// AYUMU
module AYUMU(
	input CLK,
	input RST,
	input [31:0] INPUT,
	output [31:0] OUTPUT,
	output [15:0] IADDR,
	input [15:0] IDATA
);
reg [4:0] CLKS;
always @(posedge CLK) begin
	if (RST)
		CLKS <= 5'b00001;
	else begin
		case (CLKS)
			5'b00001: CLKS <= 5'b00010;
			5'b00010: CLKS <= 5'b00100;
			5'b00100: CLKS <= 5'b01000;
			5'b01000: CLKS <= 5'b10000;
			5'b10000: CLKS <= 5'b00001;
			default: CLKS <= 5'b00001;
		endcase
	end
end
wire EN_DC  = CLKS[0];
wire EN_EX  = CLKS[1];
wire EN_MEM = CLKS[2];
wire EN_WB  = CLKS[3];
wire EN_FT  = CLKS[4];
reg F_FLAG;
always @(posedge CLK) begin
	if (RST)
		F_FLAG <= 1'b0;
	else if (EN_EX)
		F_FLAG <= F_OUT;
end
wire [15:0] NEXT;
wire [15:0] ADDR;
wire [15:0] COMMAND;
wire [3:0] CAL;
wire [1:0] MODE;
wire [7:0] IM;
wire [3:0] REG_A_ADDR;
wire [3:0] REG_B_ADDR;
wire [3:0] REG_O_ADDR;
wire [1:0] REG_O_TYPE;
wire [1:0] JUMP_MODE;
wire REG_WRITE;
wire [1:0] SEL;
wire MEM_WRITE;
wire INOUT_FLAG;
wire [127:0] REG_R;
wire [63:0] REG_IO;
wire [63:0] REG_INT;
wire [7:0] REG_A;
wire [7:0] REG_B;
wire [7:0] INT_FLAG_OUT;
wire [7:0] ALU_OUT;
wire C_OUT;
wire F_OUT;
wire [7:0] DATA;
wire INT_PROCESS;
wire INT_TAKE = (INT_FLAG_OUT != 8'b0) & !INT_PROCESS;
assign OUTPUT[31:0] = REG_IO[31:0];
assign IADDR = ADDR;
assign COMMAND = IDATA;
PC PC(.CLK(CLK), .RST(RST), .EN(EN_FT), .NEXT(NEXT), .ADDR(ADDR));
DECODER DECODER(.COMMAND(COMMAND), .CAL(CAL), .MODE(MODE), .IM(IM), .REG_A(REG_A_ADDR), .REG_B(REG_B_ADDR),
															 .REG_O(REG_O_ADDR), .REG_O_TYPE(REG_O_TYPE), .JUMP_MODE(JUMP_MODE), .REG_WRITE(REG_WRITE),
															 .SEL(SEL), .MEM_WRITE(MEM_WRITE), .INOUT_FLAG(INOUT_FLAG));
REG_DC REG_DC(.CLK(CLK), .EN(EN_DC), .REG_R(REG_R), .SEL(SEL), .REG_A_ADDR(REG_A_ADDR),
  ...
clock: 6.11 ns
lec_check: 0
cap_margin: 20
core_margin: 2
core_utilization: 55
slew_margin: 20
run.sh (not shown) runs the stock make flow with config.mk's settings and CLKGATE_MAP_FILE=.
The starting point finished clean.
Next try:
CORE_UTILIZATION = 40   (was 55)
clock period = 4.61 ns   (was 6.11 ns; I/O delays follow)
After rerunning:
- via count rose by 3.2%
- power came out higher by 33%
- setup slack is worse by 670 ps
- wire length barely changes


Starting RTL as in the previous note.
Settings: LEC_CHECK=0, ABC_AREA=1, CAP_MARGIN=15, CORE_MARGIN=2, CORE_UTILIZATION=72, CTS_CLUSTER_DIAMETER=87, CTS_CLUSTER_SIZE=10, PLACE_DENSITY=0.36, SETUP_SLACK_MARGIN=0.93, SLEW_MARGIN=20; clock period 7.69 ns.
Change:
==> flow/config.mk (replaced) <==
export PLATFORM = sky130hd
export DESIGN_NAME = AYUMU
export DESIGN_NICKNAME = AYUMU
export VERILOG_FILES = /design/flow/design.v
export SDC_FILE = /design/flow/constraint.sdc
export NUM_CORES = 4
export LEC_CHECK = 0
export ABC_AREA = 1
export CAP_MARGIN = 20
export CORE_MARGIN = 2
export CORE_UTILIZATION = 72
export CTS_CLUSTER_DIAMETER = 387
export CTS_CLUSTER_SIZE = 15
export PLACE_DENSITY = 0.4
export SETUP_SLACK_MARGIN = 0.33
export SLEW_MARGIN = 20
==> flow/constraint.sdc (replaced) <==
create_clock -name core_clock -period 3.83 [get_ports {CLK}]
set_input_delay 0.7660 -clock core_clock [delete_from_list [all_inputs] [get_ports {CLK}]]
set_output_delay 0.7660 -clock core_clock [all_outputs]
set_load 0.01 [all_outputs]
Effect: The new run finished with negative setup slack left; non-clock buffer count grows by 667; register-to-register slack loses 2.7 ns; global-route usage rises by 0.88 points.
Change:
==> flow/config.mk (replaced) <==
export PLATFORM = sky130hd
export DESIGN_NAME = AYUMU
export DESIGN_NICKNAME = AYUMU
export VERILOG_FILES = /design/flow/design.v
export SDC_FILE = /design/flow/constraint.sdc
export NUM_CORES = 4
export LEC_CHECK = 0
export CAP_MARGIN = 20
export CORE_MARGIN = 2
export CORE_UTILIZATION = 22
export SLEW_MARGIN = 20
==> flow/constraint.sdc (replaced) <==
create_clock -name core_clock -period 11.1 [get_ports {CLK}]
set_input_delay 2.2200 -clock core_clock [delete_from_list [all_inputs] [get_ports {CLK}]]
set_output_delay 2.2200 -clock core_clock [all_outputs]
set_load 0.01 [all_outputs]
Now the flow finished with timing, DRC and antenna clean.
Fmax shrinks by about 30%.
Worst setup slack improved by 5.3 ns.
Power fell by 64%.
Change:
--- a/flow/config.mk
+++ b/flow/config.mk
@@ -8,4 +8,4 @@
 export CAP_MARGIN = 20
 export CORE_MARGIN = 2
-export CORE_UTILIZATION = 22
+export CORE_UTILIZATION = 12
 export SLEW_MARGIN = 20
==> flow/constraint.sdc (replaced) <==
create_clock -name core_clock -period 14.9 [get_ports {CLK}]
set_input_delay 2.9800 -clock core_clock [delete_from_list [all_inputs] [get_ports {CLK}]]
set_output_delay 2.9800 -clock core_clock [all_outputs]
set_load 0.01 [all_outputs]
Via count goes up by 0.49%.
Final cell count goes up by 42%.
Synthesized area stays the same.
Change:
--- a/flow/config.mk
+++ b/flow/config.mk
@@ -6,6 +6,8 @@
 export NUM_CORES = 4
 export LEC_CHECK = 0
+export ABC_AREA = 1
 export CAP_MARGIN = 20
 export CORE_MARGIN = 2
-export CORE_UTILIZATION = 12
+export CORE_UTILIZATION = 70
+export CTS_CLUSTER_SIZE = 73
 export SLEW_MARGIN = 20
==> flow/constraint.sdc (replaced) <==
create_clock -name core_clock -period 4.62 [get_ports {CLK}]
set_input_delay 0.9240 -clock core_clock [delete_from_list [all_inputs] [get_ports {CLK}]]
set_output_delay 0.9240 -clock core_clock [all_outputs]
set_load 0.01 [all_outputs]
The new run passed the timing, DRC and antenna checks.
Wire length came out higher by 15%.
Sequential power came out higher to 3.2 times its value.
Die size came out lower by 82%.
Change:
--- a/flow/config.mk
+++ b/flow/config.mk
@@ -9,5 +9,5 @@
 export CAP_MARGIN = 20
 export CORE_MARGIN = 2
-export CORE_UTILIZATION = 70
-export CTS_CLUSTER_SIZE = 73
+export CORE_UTILIZATION = 60
+export CTS_CLUSTER_SIZE = 97
 export SLEW_MARGIN = 20
==> flow/constraint.sdc (replaced) <==
create_clock -name core_clock -period 6.11 [get_ports {CLK}]
set_input_delay 1.2220 -clock core_clock [delete_from_list [all_inputs] [get_ports {CLK}]]
set_output_delay 1.2220 -clock core_clock [all_outputs]
set_load 0.01 [all_outputs]
The new run finished clean. Sequential cell count does not change. Non-clock buffer count goes down by 366. Via count is lower by a few percent. Die area goes up by about a fifth. Wire length decreases slightly.


AYUMU again, from the RTL that the note above started with.
// AYUMU
module AYUMU(
	input CLK,
	input RST,
	input [31:0] INPUT,
	output [31:0] OUTPUT,
	output [15:0] IADDR,
	input [15:0] IDATA
);
reg [4:0] CLKS;
always @(posedge CLK) begin
	if (RST)
		CLKS <= 5'b00001;
	else begin
		case (CLKS)
			5'b00001: CLKS <= 5'b00010;
			5'b00010: CLKS <= 5'b00100;
			5'b00100: CLKS <= 5'b01000;
			5'b01000: CLKS <= 5'b10000;
			5'b10000: CLKS <= 5'b00001;
			default: CLKS <= 5'b00001;
		endcase
	end
end
wire EN_DC  = CLKS[0];
wire EN_EX  = CLKS[1];
wire EN_MEM = CLKS[2];
wire EN_WB  = CLKS[3];
wire EN_FT  = CLKS[4];
reg F_FLAG;
always @(posedge CLK) begin
	if (RST)
		F_FLAG <= 1'b0;
	else if (EN_EX)
		F_FLAG <= F_OUT;
end
wire [15:0] NEXT;
wire [15:0] ADDR;
wire [15:0] COMMAND;
wire [3:0] CAL;
wire [1:0] MODE;
wire [7:0] IM;
wire [3:0] REG_A_ADDR;
wire [3:0] REG_B_ADDR;
wire [3:0] REG_O_ADDR;
wire [1:0] REG_O_TYPE;
wire [1:0] JUMP_MODE;
wire REG_WRITE;
wire [1:0] SEL;
wire MEM_WRITE;
wire INOUT_FLAG;
wire [127:0] REG_R;
wire [63:0] REG_IO;
wire [63:0] REG_INT;
wire [7:0] REG_A;
wire [7:0] REG_B;
wire [7:0] INT_FLAG_OUT;
wire [7:0] ALU_OUT;
wire C_OUT;
wire F_OUT;
wire [7:0] DATA;
wire INT_PROCESS;
wire INT_TAKE = (INT_FLAG_OUT != 8'b0) & !INT_PROCESS;
assign OUTPUT[31:0] = REG_IO[31:0];
assign IADDR = ADDR;
assign COMMAND = IDATA;
PC PC(.CLK(CLK), .RST(RST), .EN(EN_FT), .NEXT(NEXT), .ADDR(ADDR));
DECODER DECODER(.COMMAND(COMMAND), .CAL(CAL), .MODE(MODE), .IM(IM), .REG_A(REG_A_ADDR), .REG_B(REG_B_ADDR),
															 .REG_O(REG_O_ADDR), .REG_O_TYPE(REG_O_TYPE), .JUMP_MODE(JUMP_MODE), .REG_WRITE(REG_WRITE),
  ...
==> flow/config.mk <==
export PLATFORM = sky130hd
export DESIGN_NAME = AYUMU
export DESIGN_NICKNAME = AYUMU
export VERILOG_FILES = /design/flow/design.v
export SDC_FILE = /design/flow/constraint.sdc
export NUM_CORES = 4
export LEC_CHECK = 0
export CAP_MARGIN = 35
export CELL_PAD_IN_SITES_DETAIL_PLACEMENT = 2
export CORE_MARGIN = 2
export CORE_UTILIZATION = 64
export CTS_CLUSTER_SIZE = 68
export GPL_TIMING_DRIVEN = 0
export MAX_ROUTING_LAYER = met5
export MIN_ROUTING_LAYER = met2
export PLACE_DENSITY_LB_ADDON = 0.0
export SETUP_SLACK_MARGIN = 1.02
export SLEW_MARGIN = 20
export TNS_END_PERCENT = 5
==> flow/constraint.sdc <==
create_clock -name core_clock -period 6.08 [get_ports {CLK}]
set_input_delay 1.2160 -clock core_clock [delete_from_list [all_inputs] [get_ports {CLK}]]
set_output_delay 1.2160 -clock core_clock [all_outputs]
set_load 0.01 [all_outputs]
The starting point stopped in 3_5_place_dp (DPL-0033).
==> next run, changes <==
==> flow/config.mk (replaced) <==
export PLATFORM = sky130hd
export DESIGN_NAME = AYUMU
export DESIGN_NICKNAME = AYUMU
export VERILOG_FILES = /design/flow/design.v
export SDC_FILE = /design/flow/constraint.sdc
export NUM_CORES = 4
export LEC_CHECK = 0
export CAP_MARGIN = 20
export CORE_MARGIN = 2
export CORE_UTILIZATION = 67
export GPL_TIMING_DRIVEN = 0
export SLEW_MARGIN = 25
==> flow/constraint.sdc (replaced) <==
create_clock -name core_clock -period 10.0 [get_ports {CLK}]
set_input_delay 2.0000 -clock core_clock [delete_from_list [all_inputs] [get_ports {CLK}]]
set_output_delay 2.0000 -clock core_clock [all_outputs]
set_load 0.01 [all_outputs]
Result: Now the flow completed with no timing, DRC or antenna violations. Synthesized area does not change. Synthesized cell count stays the same. Die area drops by about 4.4%.
==> next run, changes <==
--- a/flow/config.mk
+++ b/flow/config.mk
@@ -9,4 +9,3 @@
 export CORE_MARGIN = 2
-export CORE_UTILIZATION = 67
-export GPL_TIMING_DRIVEN = 0
-export SLEW_MARGIN = 25
+export CORE_UTILIZATION = 24
+export SLEW_MARGIN = 20
==> flow/constraint.sdc (replaced) <==
create_clock -name core_clock -period 6.9 [get_ports {CLK}]
set_input_delay 1.3800 -clock core_clock [delete_from_list [all_inputs] [get_ports {CLK}]]
set_output_delay 1.3800 -clock core_clock [all_outputs]
set_load 0.01 [all_outputs]
After rerunning: Worst setup slack got worse by 1800 ps; power increases by well over a third; non-clock buffer count decreases by 339; critical path depth increases by 8; wire length decreases by about a fifth; area after synthesis is unchanged.
==> next run, changes <==
--- a/flow/config.mk
+++ b/flow/config.mk
@@ -9,3 +9,4 @@
 export CORE_MARGIN = 2
-export CORE_UTILIZATION = 24
+export CORE_UTILIZATION = 65
+export PLACE_DENSITY = 0.36
 export SLEW_MARGIN = 20
==> flow/constraint.sdc (replaced) <==
create_clock -name core_clock -period 14.9 [get_ports {CLK}]
set_input_delay 2.9800 -clock core_clock [delete_from_list [all_inputs] [get_ports {CLK}]]
set_output_delay 2.9800 -clock core_clock [all_outputs]
set_load 0.01 [all_outputs]
After rerunning: Cell area shrinks by 3.6%; first-iteration DRC count grows by 11%; clock power shrinks by 52%.
==> next run, changes <==
--- a/flow/config.mk
+++ b/flow/config.mk
@@ -7,5 +7,5 @@
 export LEC_CHECK = 0
-export CAP_MARGIN = 20
+export CAP_MARGIN = 15
 export CORE_MARGIN = 2
-export CORE_UTILIZATION = 65
+export CORE_UTILIZATION = 72
 export PLACE_DENSITY = 0.36
==> flow/constraint.sdc (replaced) <==
create_clock -name core_clock -period 7.28 [get_ports {CLK}]
set_input_delay 1.4560 -clock core_clock [delete_from_list [all_inputs] [get_ports {CLK}]]
set_output_delay 1.4560 -clock core_clock [all_outputs]
set_load 0.01 [all_outputs]
The changed run finished clean; setup slack is worse by 5600 ps; final cell count decreases by about 2.7%; global-route usage increases by 7.6 points; core utilization rose by 7.4 points; non-clock buffer count grows by 19; sequential power is higher by 100%; area after synthesis does not change; die size shrinks by about 10%; final area barely changes.
==> next run, changes <==
--- a/flow/config.mk
+++ b/flow/config.mk
@@ -7,6 +7,7 @@
 export LEC_CHECK = 0
-export CAP_MARGIN = 15
+export CAP_MARGIN = 20
 export CORE_MARGIN = 2
-export CORE_UTILIZATION = 72
-export PLACE_DENSITY = 0.36
+export CORE_UTILIZATION = 40
+export CTS_CLUSTER_SIZE = 70
+export MAX_ROUTING_LAYER = met4
 export SLEW_MARGIN = 20
==> flow/constraint.sdc (replaced) <==
create_clock -name core_clock -period 6.0 [get_ports {CLK}]
set_input_delay 1.2000 -clock core_clock [delete_from_list [all_inputs] [get_ports {CLK}]]
set_output_delay 1.2000 -clock core_clock [all_outputs]
set_load 0.01 [all_outputs]
=> The changed run went through all stages and came out clean. Final area grows by 3.4%. Wire length went down by 9.0%. Sequential share of layout area went down by 2.0 points. Worst hold slack stays flat. Setup slack is worse by 860 ps. Synthesized cell count stays the same. Sequential power increases by 22%. Non-clock buffer count rose by 199. Critical path depth shrinks by 1.


Starting RTL as in the previous note.
==> flow/config.mk <==
export PLATFORM = sky130hd
export DESIGN_NAME = AYUMU
export DESIGN_NICKNAME = AYUMU
export VERILOG_FILES = /design/flow/design.v
export SDC_FILE = /design/flow/constraint.sdc
export NUM_CORES = 4
export LEC_CHECK = 0
export CAP_MARGIN = 20
export CELL_PAD_IN_SITES_DETAIL_PLACEMENT = 0
export CORE_MARGIN = 3
export CORE_UTILIZATION = 72
export MAX_ROUTING_LAYER = met4
export MIN_ROUTING_LAYER = met1
export SETUP_SLACK_MARGIN = -0.27
export SLEW_MARGIN = 20
export TNS_END_PERCENT = 100
==> flow/constraint.sdc <==
create_clock -name core_clock -period 3.86 [get_ports {CLK}]
set_input_delay 0.7720 -clock core_clock [delete_from_list [all_inputs] [get_ports {CLK}]]
set_output_delay 0.7720 -clock core_clock [all_outputs]
set_load 0.01 [all_outputs]
The first run stopped in global routing (DPL-0033).
==> next run, changes <==
Settings changed: CORE_MARGIN 3 to 2, CORE_UTILIZATION 72 to 57, PLACE_DENSITY_LB_ADDON set to 0.27, SETUP_SLACK_MARGIN -0.27 to 0.81.
Clock period 3.86 ns to 6.17 ns, I/O delays scaled along.
What happened:
- The new run produced a clean layout
- die size rose by 25%
- area after synthesis is unchanged
- synthesized cell count is unchanged
==> next run, changes <==
Settings changed: CORE_MARGIN 2 to 3, CORE_UTILIZATION 57 to 72, CTS_CLUSTER_SIZE set to 31, PLACE_DENSITY_LB_ADDON 0.27 to unset, SETUP_SLACK_MARGIN 0.81 to 1.13.
Clock period 6.17 ns to 3.91 ns, I/O delays scaled along.
Result: This time the run never finished: it broke off in clock tree synthesis (DPL-0033); synthesized cell count stays the same; die size fell by about a fifth; area after synthesis does not change.
==> next run, changes <==
Settings changed: ABC_AREA set to 1, CELL_PAD_IN_SITES_DETAIL_PLACEMENT 0 to unset, CORE_MARGIN 3 to 2, CTS_CLUSTER_DIAMETER set to 387, CTS_CLUSTER_SIZE 31 to unset, MAX_ROUTING_LAYER met4 to unset, MIN_ROUTING_LAYER met1 to unset, PLACE_DENSITY set to 0.4, SETUP_SLACK_MARGIN 1.13 to unset, TNS_END_PERCENT 100 to unset.
Clock period 3.91 ns to 3.83 ns, I/O delays scaled along.
Effect:
- This time the run completed and failed the layout checks on negative setup slack
- synthesized cell count rises by 62%
- die size rises by 0.77%
- synthesized area rises by 1.8%
Power is estimated from default activity; no workload was simulated.
